==> 11-07: inputs <==
==> flow/design.v <==
module ALU(
    input logic CLK,
    input logic RST,
    input logic ACT,
    input logic[3:0]  OP,
    input logic[1:0]  MOVI,
    input logic[31:0] REG_A,
    input logic[31:0] REG_B,
    input logic[31:0] MEM,
    input logic[31:0] IMM,
    output logic[31:0] DATA,
    output logic       RDY,
    output logic       VLD
);
    typedef enum logic [1:0] {
        INIT,
        FIRST_STAGE,
        MUL_FIRST_STAGE,
        MUL_SECOND_STAGE
    } state_type;
    state_type state_curr;
    state_type state_next;
    logic[31:0] operand_A;
    logic[31:0] operand_B;
    logic[31:0] norm_res;
    logic[31:0] norm_reg;
    logic[63:0] mult_res;
    logic       mult_req;
    always_comb begin
        case (state_curr)
            INIT:
                if (ACT) begin
                    if (mult_req)
                        state_next = MUL_FIRST_STAGE;
                    else
                        state_next = FIRST_STAGE;
                end else
                     state_next = INIT;
            FIRST_STAGE:      state_next = INIT;
            MUL_FIRST_STAGE:  state_next = MUL_SECOND_STAGE;
            MUL_SECOND_STAGE: state_next = INIT;
        endcase
    end
    always_ff @(posedge CLK) begin
        if (RST) begin
            state_curr  <= INIT;
        end else begin
            state_curr <= state_next;
            if (state_next == MUL_FIRST_STAGE)
                mult_res <= operand_A * operand_B;
            if (state_next == FIRST_STAGE)
                norm_reg <= norm_res;
        end
    end
    always_comb begin
        case (state_curr)
            INIT:             DATA = 32'b0;
            FIRST_STAGE:      DATA = norm_reg;
            MUL_FIRST_STAGE:  DATA = mult_res[31:0];
            MUL_SECOND_STAGE: DATA = mult_res[63:32];
        endcase
    end
    assign operand_A = REG_A;
    assign VLD = (state_curr != INIT) & ~RST;
    assign RDY = state_curr == INIT;
    always_comb begin
        case (MOVI)
            2'b00:   operand_B = REG_B;
            2'b01:   operand_B = MEM;
            2'b10:   operand_B = IMM;
            default: operand_B = '0;
        endcase
    end
    always_comb begin
        norm_res = 32'b0;
        mult_req = 0;
        if (RDY) begin
            case (OP)
                4'b0000: norm_res = operand_A + operand_B;             
                4'b0001: norm_res = operand_A - operand_B;             
                4'b0010: mult_req = 1;                                 
                4'b0011: norm_res = {1'b0, operand_B[31:1]};           
                4'b0100: norm_res = {operand_B[30:0], 1'b0};           
                4'b0101: norm_res = {operand_B[0], operand_B[31:1]};   
                4'b0110: norm_res = {operand_B[30:0], operand_B[31]};  
                4'b0111: norm_res = ~operand_B;                        
                4'b1000: norm_res = operand_A & operand_B;             
                4'b1001: norm_res = operand_A | operand_B;             
                4'b1010: norm_res = operand_A ^ operand_B;             
                4'b1011: norm_res = ~(operand_A & operand_B);          
                4'b1100: norm_res = ~(operand_A | operand_B);          
                4'b1101: norm_res = ~(operand_A ^ operand_B);          
                4'b1110: norm_res = operand_B + 1;                     
                4'b1111: norm_res = operand_B - 1;                     
            endcase
        end
    end
endmodule
==> flow/run.sh <==
#!/bin/bash
# the make line also repeats each setting of config.mk as NAME=value (left out here)
make -C /OpenROAD-flow-scripts/flow DESIGN_CONFIG=/design/flow/config.mk WORK_HOME=/design/flow/orfs CLKGATE_MAP_FILE= finish
==> flow/config.mk <==
export PLATFORM = sky130hd
export DESIGN_NAME = ALU
export DESIGN_NICKNAME = ALU
export VERILOG_FILES = /design/flow/design.v
export SDC_FILE = /design/flow/constraint.sdc
export NUM_CORES = 4
export LEC_CHECK = 0
export ABC_AREA = 1
export CAP_MARGIN = 5
export CORE_MARGIN = 2
export CORE_UTILIZATION = 70
export SETUP_SLACK_MARGIN = 0.28
export SLEW_MARGIN = 20
==> flow/constraint.sdc <==
create_clock -name core_clock -period 3.56 [get_ports {CLK}]
set_input_delay 0.7120 -clock core_clock [delete_from_list [all_inputs] [get_ports {CLK}]]
set_output_delay 0.7120 -clock core_clock [all_outputs]
set_load 0.01 [all_outputs]
==> 03-23 (differences from 11-07) <==
Settings changed: CAP_MARGIN 5 to 20, CORE_UTILIZATION 70 to 54, CTS_CLUSTER_DIAMETER from default to 153, CTS_CLUSTER_SIZE from default to 30, PLACE_DENSITY from default to 0.43, SETUP_SLACK_MARGIN 0.28 to -0.95.
==> flow/constraint.sdc (replaced) <==
create_clock -name core_clock -period 10.5 [get_ports {CLK}]
set_input_delay 2.1000 -clock core_clock [delete_from_list [all_inputs] [get_ports {CLK}]]
set_output_delay 2.1000 -clock core_clock [all_outputs]
set_load 0.01 [all_outputs]
==> 07-17 (differences from 11-07) <==
Settings changed: ABC_AREA 1 to default, CAP_MARGIN 5 to 20, CELL_PAD_IN_SITES_DETAIL_PLACEMENT from default to 1, CORE_ASPECT_RATIO from default to 0.94, CORE_UTILIZATION 70 to 40, GPL_TIMING_DRIVEN from default to 0, SETUP_SLACK_MARGIN 0.28 to default.
==> flow/constraint.sdc (replaced) <==
create_clock -name core_clock -period 10.5 [get_ports {CLK}]
set_input_delay 2.1000 -clock core_clock [delete_from_list [all_inputs] [get_ports {CLK}]]
set_output_delay 2.1000 -clock core_clock [all_outputs]
set_load 0.01 [all_outputs]
==> results <==
| item | 07-17 | 11-07 | 03-23 |
|---|---|---|---|
| Run status | complete, but fails checks | aborted with a tool error | no timing/DRC/antenna violations |
| Last stage reached | - | global routing (5_1_grt) | - |
| Violated checks | negative setup slack | - | - |
| CP Launch Type | input pin | - | input pin |
| Comb. cell area | 0.0369 sq mm | - | 0.0365 sq mm |
| Register area | 0.00292 sq mm | - | 0.00292 sq mm |
| Placed wire-length estimate after detailed placement | 185000 um | 164000 um | 151000 um |
| Worst Setup SP | REG_A[26] | - | MOVI[1] |
| Share of synthesized cell area in and-or and or-and compound cells | 0.111 | 0.0698 | 0.0698 |
| Worst slack on hold paths | 0.822 ns | - | 0.613 ns |
| Final hold violation count | 0 | - | 0 |
| Input/output buffers | 165 | 170 | 170 |
| Number of non-clock buffers | 551 | - | 336 |
| Final tally of max-slew violations | 0 | - | 0 |
| Pin slew with the least headroom to its limit | 1.31 ns | - | 1.14 ns |
| Total die area | 0.112 sq mm | 0.0699 sq mm | 0.0903 sq mm |
| Detailed-route vias per instance | 6.08 | - | 5.56 |
| Buffer-and-inverter tally for the worst setup path | 8 | - | 7 |
| Yosys stat chip area | 0.0438 sq mm | 0.0475 sq mm | 0.0475 sq mm |
| Number of sequential storage elements | 98 | - | 98 |
| Fraction of the yosys area taken by sequential cells | 0.0668 | 0.0616 | 0.0616 |
| Final non-clock buffer share | 0.0910 | - | 0.0604 |
| Start of the worst register-to-register path | state_curr[0]$_SDFF_PP0_ | - | state_curr[1]$_SDFF_PP0_ |
| DR WL met2 | 93800 um | - | 77400 um |


==> run a <==
RTL: the design.v shown in full above, as it stands there.
clock: 5.71 ns
lec_check: 0
cap_margin: 20
core_margin: 2
core_utilization: 60
cts_cluster_size: 59
max_routing_layer: met4
setup_slack_margin: 1.67
slew_margin: 20
run.sh (not shown) runs the stock make flow with config.mk's settings and CLKGATE_MAP_FILE=.
==> inputs of run b, as changes to run a <==
CORE_UTILIZATION = 40   (was 60)
CTS_CLUSTER_SIZE = unset   (was 59)
MAX_ROUTING_LAYER = unset   (was met4)
SETUP_SLACK_MARGIN = unset   (was 1.67)
==> flow/constraint.sdc (replaced) <==
create_clock -name core_clock -period 10.3 [get_ports {CLK}]
set_input_delay 2.0600 -clock core_clock [delete_from_list [all_inputs] [get_ports {CLK}]]
set_output_delay 2.0600 -clock core_clock [all_outputs]
set_load 0.01 [all_outputs]
==> flow_summary.toml <==
# implementation run metrics
[outcome]
outcome = "no timing/DRC/antenna violations"

[layout]
fillers = 10600
stdcell_area_um2 = 51400
buffer_area_share_pct = 12.6

[setup_path]
path_max_fanout = 10

[floorplan]
fp.dieH_um = 335
fp.coreArea_um2 = 109000

[drt]
num_vias = 39500

[worst_hold_path]
hold_depth = 3

[power]
Source of the figures above: run b

==> flow_summary.toml <==
# implementation run metrics
[outcome]
check.faults = "setup timing"
outcome = "failed layout checks"

[layout]
stdcell_area_um2 = 59100

[final_timing]
setup_viol = 60
finalWorstSetupSlack_ns = -3.35

[drt]
num_vias = 45400
Source of the figures above: run a



==> harbor: inputs <==
// ALU: RTL as listed in full above, without the edits since
clock: 5.29 ns
lec_check: 0
cap_margin: 20
core_margin: 2
core_utilization: 72
cts_cluster_diameter: 96
setup_slack_margin: 0.93
slew_margin: 20
==> garnet (differences from harbor) <==
CORE_UTILIZATION = 24   (was 72)
CTS_CLUSTER_DIAMETER = default   (was 96)
SETUP_SLACK_MARGIN = default   (was 0.93)
==> flow/constraint.sdc (replaced) <==
create_clock -name core_clock -period 16.3 [get_ports {CLK}]
set_input_delay 3.2600 -clock core_clock [delete_from_list [all_inputs] [get_ports {CLK}]]
set_output_delay 3.2600 -clock core_clock [all_outputs]
set_load 0.01 [all_outputs]
==> quartz (differences from harbor) <==
CORE_UTILIZATION = 65   (was 72)
CTS_CLUSTER_DIAMETER = 318   (was 96)
CTS_CLUSTER_SIZE = 41   (was default)
MAX_ROUTING_LAYER = met4   (was default)
SETUP_SLACK_MARGIN = default   (was 0.93)
==> flow/constraint.sdc (replaced) <==
create_clock -name core_clock -period 8.26 [get_ports {CLK}]
set_input_delay 1.6520 -clock core_clock [delete_from_list [all_inputs] [get_ports {CLK}]]
set_output_delay 1.6520 -clock core_clock [all_outputs]
set_load 0.01 [all_outputs]
==> maple (differences from harbor) <==
CORE_UTILIZATION = 40   (was 72)
CTS_CLUSTER_DIAMETER = default   (was 96)
SETUP_SLACK_MARGIN = default   (was 0.93)
==> flow/constraint.sdc (replaced) <==
create_clock -name core_clock -period 10.5 [get_ports {CLK}]
set_input_delay 2.1000 -clock core_clock [delete_from_list [all_inputs] [get_ports {CLK}]]
set_output_delay 2.1000 -clock core_clock [all_outputs]
set_load 0.01 [all_outputs]
==> results <==
Outcome: garnet no timing/DRC/antenna violations; harbor stopped before the end; maple no timing/DRC/antenna violations; quartz stopped before the end
Stage where the flow stopped: garnet -; harbor global routing; maple -; quartz global routing
Logic area: garnet 36100 sq um; harbor -; maple 36200 sq um; quartz -
FF-to-FF setup slack: garnet 13370 ps; harbor -; maple 7270 ps; quartz -
Sequential Area: garnet 2920 sq um; harbor -; maple 2920 sq um; quartz -
CP max-delay cell: garnet clkinv_1; harbor -; maple fa_1; quartz -
Worst path depth: garnet 28; harbor -; maple 30; quartz -
Clock input transition at the sequential cells of the worst setup and hold paths: garnet 80 ps; harbor -; maple 70 ps; quartz -
Count of endpoints failing setup in the final report: garnet 0; harbor -; maple 0; quartz -
Antenna Diode Count: garnet 9; harbor -; maple 4; quartz -
Clock tree from TritonCTS: garnet done; harbor -; maple done; quartz -
Post-CTS setup buffer count: garnet 0; harbor 99; maple 0; quartz 77
Finished layout cell area: garnet 48700 sq um; harbor -; maple 51000 sq um; quartz -
Number of sequential cells: garnet 98; harbor -; maple 98; quartz -
OpenROAD warnings: garnet 90; harbor -; maple 90; quartz -
Share of final layout cell area taken by clock buffers and inverters: garnet 0.611%; harbor -; maple 0.548%; quartz -
